// pwm_hw
module pwm_hw(
input clk,      			 
input reset,  			     
input red,                   
input green,                 
input blue,                  
output [19:0] Red_High_HW,   
output [19:0] Red_Low_HW,    
output [19:0] Green_High_HW, 
output [19:0] Green_Low_HW,  
output [19:0] Blue_High_HW,  
output [19:0] Blue_Low_HW    
             );
Size: ~130 I/O pins, ~0.0073 mm^2 of cells after synthesis.
Settings: LEC_CHECK=0, ABC_AREA=0, CAP_MARGIN=20, CORE_MARGIN=2, CORE_UTILIZATION=59, GPL_ROUTABILITY_DRIVEN=0, MAX_ROUTING_LAYER=met4, PLACE_DENSITY=0.6, SETUP_SLACK_MARGIN=0.28, SLEW_MARGIN=25, TNS_END_PERCENT=85; clock period 0.992 ns.
run.sh (not shown) runs the stock make flow with config.mk's settings and CLKGATE_MAP_FILE=.
The starting point did not get past clock tree synthesis.
Rerun with:
ABC_AREA = unset   (was 0)
CORE_UTILIZATION = 64   (was 59)
GPL_ROUTABILITY_DRIVEN = unset   (was 0)
MAX_ROUTING_LAYER = unset   (was met4)
SETUP_SLACK_MARGIN = unset   (was 0.28)
SLEW_MARGIN = 20   (was 25)
TNS_END_PERCENT = unset   (was 85)
clock period = 1.55 ns   (was 0.992 ns; I/O delays follow)
Effect: Now the flow ran to the end with violations: setup timing. Area after synthesis does not change. Die area came out lower by 7.5%. Synthesized cell count stays the same.
Rerun with:
CTS_CLUSTER_SIZE = 31   (was unset)
SETUP_SLACK_MARGIN = 0.31   (was unset)
clock period = 0.997 ns   (was 1.55 ns; I/O delays follow)
Now the flow failed in clock tree synthesis, error DPL-0038. Die size is unchanged. Synthesized area is unchanged. Synthesized cell count does not change.

========
Starting RTL as in the previous note.
==> flow/design.v (excerpt) <==
module pwm_hw(
input clk,      			 
input reset,  			     
input red,                   
input green,                 
input blue,                  
output [19:0] Red_High_HW,   
output [19:0] Red_Low_HW,    
output [19:0] Green_High_HW, 
output [19:0] Green_Low_HW,  
output [19:0] Blue_High_HW,  
output [19:0] Blue_Low_HW    
             );
HW_PWM Red(.clk(clk),.reset(reset),.Colour_input(red),.High_Count(Red_High_HW),.Low_Count(Red_Low_HW));           
HW_PWM Green(.clk(clk),.reset(reset),.Colour_input(green),.High_Count(Green_High_HW), .Low_Count(Green_Low_HW));  
HW_PWM Blue(.clk(clk),.reset(reset),.Colour_input(blue),.High_Count(Blue_High_HW), .Low_Count(Blue_Low_HW));      
endmodule
clock: 1.69 ns
lec_check: 0
abc_area: 0
cap_margin: 20
core_margin: 2
core_utilization: 72
cts_cluster_size: 24
gpl_routability_driven: 0
max_routing_layer: met4
place_density: 0.6
slew_margin: 25
tns_end_percent: 85
The baseline never finished: it broke off in 4_1_cts.
Change:
==> flow/config.mk (replaced) <==
export PLATFORM = sky130hd
export DESIGN_NAME = pwm_hw
export DESIGN_NICKNAME = pwm_hw
export VERILOG_FILES = /design/flow/design.v
export SDC_FILE = /design/flow/constraint.sdc
export NUM_CORES = 4
export LEC_CHECK = 0
export ABC_AREA = 1
export CAP_MARGIN = 20
export CORE_MARGIN = 2
export CORE_UTILIZATION = 64
export PLACE_DENSITY = 0.6
export SLEW_MARGIN = 20
==> flow/constraint.sdc (replaced) <==
create_clock -name core_clock -period 2.43 [get_ports {clk}]
set_input_delay 0.4860 -clock core_clock [delete_from_list [all_inputs] [get_ports {clk}]]
set_output_delay 0.4860 -clock core_clock [all_outputs]
set_load 0.01 [all_outputs]
Result: The new run passed the timing, DRC and antenna checks; area after synthesis drops by 2.2%; die area rises by 9.6%; synthesized cell count came out higher by 30%.

========
Starting RTL as in the previous note.
export LEC_CHECK = 0
export ABC_AREA = 1
export CAP_MARGIN = 20
export CELL_PAD_IN_SITES_DETAIL_PLACEMENT = 2
export CORE_ASPECT_RATIO = 0.57
export CORE_MARGIN = 6
export CORE_UTILIZATION = 20
export CTS_CLUSTER_SIZE = 32
export GPL_ROUTABILITY_DRIVEN = 0
export HOLD_SLACK_MARGIN = 0.27
export MAX_ROUTING_LAYER = met5
export MIN_ROUTING_LAYER = met1
export PLACE_DENSITY_LB_ADDON = 0.01
export SLEW_MARGIN = 0
export TNS_END_PERCENT = 85
create_clock -name core_clock -period 1.53 [get_ports {clk}]
Edit:
==> flow/config.mk (replaced) <==
export PLATFORM = sky130hd
export DESIGN_NAME = pwm_hw
export DESIGN_NICKNAME = pwm_hw
export VERILOG_FILES = /design/flow/design.v
export SDC_FILE = /design/flow/constraint.sdc
export NUM_CORES = 4
export LEC_CHECK = 0
export CAP_MARGIN = 30
export CELL_PAD_IN_SITES_DETAIL_PLACEMENT = 2
export CORE_MARGIN = 2
export CORE_UTILIZATION = 46
export CTS_CLUSTER_SIZE = 34
export GPL_ROUTABILITY_DRIVEN = 0
export MAX_ROUTING_LAYER = met5
export PLACE_DENSITY = 0.6
export SLEW_MARGIN = 20
==> flow/constraint.sdc (replaced) <==
create_clock -name core_clock -period 2.07 [get_ports {clk}]
set_input_delay 0.4140 -clock core_clock [delete_from_list [all_inputs] [get_ports {clk}]]
set_output_delay 0.4140 -clock core_clock [all_outputs]
set_load 0.01 [all_outputs]
=>
- The changed run ended with an error in 4_1_cts
- die size goes down by 58%
- synthesized area increases by 2.3%
- synthesized cell count came out lower by 23%

========
pwm_hw again, from the RTL that the note above started with.
clock: 2.0 ns
lec_check: 0
cap_margin: 5
core_margin: 8
core_utilization: 38
cts_cluster_size: 22
gpl_timing_driven: 0
max_routing_layer: met4
place_density_lb_addon: 0.0
slew_margin: 20
tns_end_percent: 10
Edit:
- CAP_MARGIN: 5 -> 20
- CELL_PAD_IN_SITES_GLOBAL_PLACEMENT: not set -> 1
- CORE_MARGIN: 8 -> 2
- CORE_UTILIZATION: 38 -> 52
- CTS_CLUSTER_DIAMETER: not set -> 340
- CTS_CLUSTER_SIZE: 22 -> 100
- GPL_TIMING_DRIVEN: 0 -> not set
- HOLD_SLACK_MARGIN: not set -> -0.05
- MAX_ROUTING_LAYER: met4 -> not set
- PLACE_DENSITY_LB_ADDON: 0.0 -> not set
- SETUP_SLACK_MARGIN: not set -> 0.46
- TNS_END_PERCENT: 10 -> 20
What happened: Fmax came out higher by 11%; power is higher by about 1.8%; combinational power goes up by about 2%; global-route usage rose by 5.2 points; core utilization is higher by 21 points; routed wire length is lower by about 14%; non-clock buffer count is higher by 9.
Edit:
- CELL_PAD_IN_SITES_GLOBAL_PLACEMENT: 1 -> not set
- CORE_UTILIZATION: 52 -> 61
- CTS_CLUSTER_DIAMETER: 340 -> 395
- HOLD_SLACK_MARGIN: -0.05 -> not set
- PLACE_DENSITY: not set -> 0.86
- SETUP_SLACK_MARGIN: 0.46 -> 0.35
- TNS_END_PERCENT: 20 -> 5
The changed run completed with no timing, DRC or antenna violations. Total power fell by 5.5%. Utilization rose by 11 points. Clock power fell by about 13%. Cell count fell by 5.3%. Final area fell by 3.0%. First-iteration DRC count rose by about 23%.
Edit:
- CELL_PAD_IN_SITES_GLOBAL_PLACEMENT: not set -> 1
- CORE_UTILIZATION: 61 -> 65
- CTS_CLUSTER_DIAMETER: 395 -> 340
- HOLD_SLACK_MARGIN: not set -> -0.05
- PLACE_DENSITY: 0.86 -> not set
- SETUP_SLACK_MARGIN: 0.35 -> 0.31
- TNS_END_PERCENT: 5 -> 20
After rerunning:
- This time the run failed in global placement
- synthesized cell count stays the same
- die area is lower by 5.9%
- synthesized area stays the same
Edit:
- CORE_ASPECT_RATIO: not set -> 0.5
- CORE_UTILIZATION: 65 -> 30
- SETUP_SLACK_MARGIN: 0.31 -> not set
Now the flow completed with no timing, DRC or antenna violations.
Area after synthesis is unchanged.
Die size came out higher by about 110%.
Synthesized cell count does not change.
Edit:
- CELL_PAD_IN_SITES_GLOBAL_PLACEMENT: 1 -> not set
- CORE_ASPECT_RATIO: 0.5 -> not set
- CORE_UTILIZATION: 30 -> 40
- CTS_CLUSTER_DIAMETER: 340 -> not set
- CTS_CLUSTER_SIZE: 100 -> not set
- HOLD_SLACK_MARGIN: -0.05 -> not set
- PLACE_DENSITY: not set -> 0.6
- TNS_END_PERCENT: 20 -> not set
Result:
- clock skew is about the same
- non-clock buffer count decreases by 9
- via count rises by a few percent
- wire length fell by a few percent
- clock power went down by roughly a tenth
- synthesized cell count is unchanged
- total power fell by a few percent
- hold slack degrades by 0.061 ns
- cell count falls by a little under a tenth
- maximum frequency climbs by a few percent
No activity file was given, so power comes from the tool's default toggle rates.
